==> flow/design.v (excerpt) <==
module Remoto(clk,rst,entrada,comando,su,sd,suB,sdB,saida_1,saida1_1,saida2_1,soma_result_1,sinal_A,sinal_B);
parameter inicia            = 2'b00;   
parameter inicia_1          = 2'b01;    
parameter leitura           = 2'b10; 
parameter zera_B    = 3'b010;
parameter zera_tudo = 3'b011;
parameter soma      = 3'b100;
parameter sub       = 3'b101;
parameter muda_sinal= 3'b110;
parameter  DESLIGADO = 0;
parameter  ESPERA = 1;
parameter limite_um      =  4095; 
parameter lid_zero      =  3594;  
parameter  RECEBE_A_DEZ = 2;
parameter  RECEBE_A_UNI = 3;
parameter  MUDA_SINAL_A = 4;
parameter  RECEBE_A_DEZ_B = 5;
parameter  RECEBE_A_UNI_B = 6;
parameter  MUDA_SINAL_B = 7;
parameter  ZERA_TUDO = 8;	
parameter lid_um  			=  3281;  
parameter tempo_zero      =  648;
parameter tempo_bit  =  312;
input         clk;      
input         rst;
input         entrada;    
output reg [7:0] comando;
output reg[6:0] su;
output reg[6:0] sd;
output reg[6:0] suB;
output reg[6:0] sdB; 
wire [8:0] soma_result;
output reg [8:0] soma_result_1;
reg [4:0] estado_m;
reg [7:0] vetorA;
reg [7:0] vetorA_aux;
reg [7:0] vetorA_2;
reg [7:0] vetorA_1;
reg [7:0] vetorB;
reg [7:0] vetorB_aux;
reg [7:0] vetorB_1;
reg [7:0] vetorB_2;
reg on;
output reg sinal_A;
output reg sinal_B;
reg    [11:0] contado_inicial;            
reg           contado_inicial_flag;      
reg [26:0]delay;
reg [2:0]op;
wire [6:0] saida;
wire [6:0] saida1;
wire [6:0] saida2;
output [6:0] saida_1;
output [6:0] saida1_1;
output [6:0] saida2_1;
reg    [11:0] contador_inicial;           
reg           contador_inicial_flag;    
reg    [11:0] contagem;           
reg           contagem_flag;     
reg     [5:0] bitcount;              
reg     [1:0] estado;             
reg    [31:0] dados_control;        
reg nova_mensagem;
reg    [8:0] sr;
reg   [26:0] dl;        
assign saida_1 = saida;
assign saida1_1 = saida1;
assign saida2_1 = saida2;
  ...
Size: about 150 flip-flops, roughly 71 I/O pins, about 14000 µm² of cells after synthesis.
clock: 6.52 ns
lec_check: 0
abc_area: 1
cap_margin: 20
core_margin: 2
core_utilization: 70
cts_cluster_diameter: 221
cts_cluster_size: 15
place_density_lb_addon: 0.11
slew_margin: 20
tns_end_percent: 5
run.sh (not shown) runs the stock make flow with config.mk's settings and CLKGATE_MAP_FILE=.
The baseline completed and failed the layout checks on negative setup slack.
Then changed:
==> flow/config.mk (replaced) <==
export PLATFORM = sky130hd
export DESIGN_NAME = Remoto
export DESIGN_NICKNAME = Remoto
export VERILOG_FILES = /design/flow/design.v
export SDC_FILE = /design/flow/constraint.sdc
export NUM_CORES = 4
export LEC_CHECK = 0
export CAP_MARGIN = 20
export CORE_MARGIN = 2
export CORE_UTILIZATION = 40
export SLEW_MARGIN = 20
==> flow/constraint.sdc (replaced) <==
create_clock -name core_clock -period 14.0 [get_ports {clk}]
set_input_delay 2.8000 -clock core_clock [delete_from_list [all_inputs] [get_ports {clk}]]
set_output_delay 2.8000 -clock core_clock [all_outputs]
set_load 0.01 [all_outputs]
What happened: The changed run passed the timing, DRC and antenna checks. Worst setup slack improves by 3.2 ns. Die area went up by about 70%. Power came out lower by 52%. Via count fell by 12%. Area after synthesis shrinks by 1.9%. Cell area shrinks by 5.5%.
Then changed:
--- a/flow/config.mk
+++ b/flow/config.mk
@@ -7,5 +7,11 @@
 export LEC_CHECK = 0
+export ABC_AREA = 1
 export CAP_MARGIN = 20
 export CORE_MARGIN = 2
-export CORE_UTILIZATION = 40
+export CORE_UTILIZATION = 56
+export CTS_CLUSTER_DIAMETER = 381
+export CTS_CLUSTER_SIZE = 99
+export PLACE_DENSITY = 0.46
+export SETUP_SLACK_MARGIN = 3.95
 export SLEW_MARGIN = 20
+export TNS_END_PERCENT = 15
- non-clock buffer count drops by 5
- routed wire length fell by 4.6%
- total power shrinks by 4.7%
- hold slack is better by 0.020 ns
- area after synthesis rises by 2.0%
- cell area increases by 1.4%
- global-route usage rose by 6.4 points
- via count rose by 4.3%
- register-to-register slack improves by 0.28 ns
Then changed:
--- a/flow/config.mk
+++ b/flow/config.mk
@@ -10,8 +10,5 @@
 export CORE_MARGIN = 2
-export CORE_UTILIZATION = 56
-export CTS_CLUSTER_DIAMETER = 381
+export CORE_UTILIZATION = 72
 export CTS_CLUSTER_SIZE = 99
-export PLACE_DENSITY = 0.46
-export SETUP_SLACK_MARGIN = 3.95
+export PLACE_DENSITY = 0.39
 export SLEW_MARGIN = 20
-export TNS_END_PERCENT = 15
==> flow/constraint.sdc (replaced) <==
create_clock -name core_clock -period 9.21 [get_ports {clk}]
set_input_delay 1.8420 -clock core_clock [delete_from_list [all_inputs] [get_ports {clk}]]
set_output_delay 1.8420 -clock core_clock [all_outputs]
set_load 0.01 [all_outputs]
Effect: Via count grows by 3.8%. Count of clock-buffer cells in the layout goes up by 1. Non-clock buffer count shrinks by 1. Global-route usage increases by 7.7 points. Power came out higher by 58%. Routed wire length is higher by 3.4%. Die area goes down by 22%. Register-to-register slack got worse by 4.9 ns. Critical path depth stays the same.
Then changed:
--- a/flow/config.mk
+++ b/flow/config.mk
@@ -7,3 +7,2 @@
 export LEC_CHECK = 0
-export ABC_AREA = 1
 export CAP_MARGIN = 20
@@ -11,4 +10,3 @@
 export CORE_UTILIZATION = 72
-export CTS_CLUSTER_SIZE = 99
-export PLACE_DENSITY = 0.39
+export MAX_ROUTING_LAYER = met4
 export SLEW_MARGIN = 20
==> flow/constraint.sdc (replaced) <==
create_clock -name core_clock -period 6.47 [get_ports {clk}]
set_input_delay 1.2940 -clock core_clock [delete_from_list [all_inputs] [get_ports {clk}]]
set_output_delay 1.2940 -clock core_clock [all_outputs]
set_load 0.01 [all_outputs]
Now the flow finished but fails on negative setup slack.
Global-route usage went up by 5.9 points.
Register-to-register slack degrades by 3.7 ns.
Worst hold slack is worse by 0.0089 ns.
Power figures rest on the tool's default switching activity, not on a simulated workload.
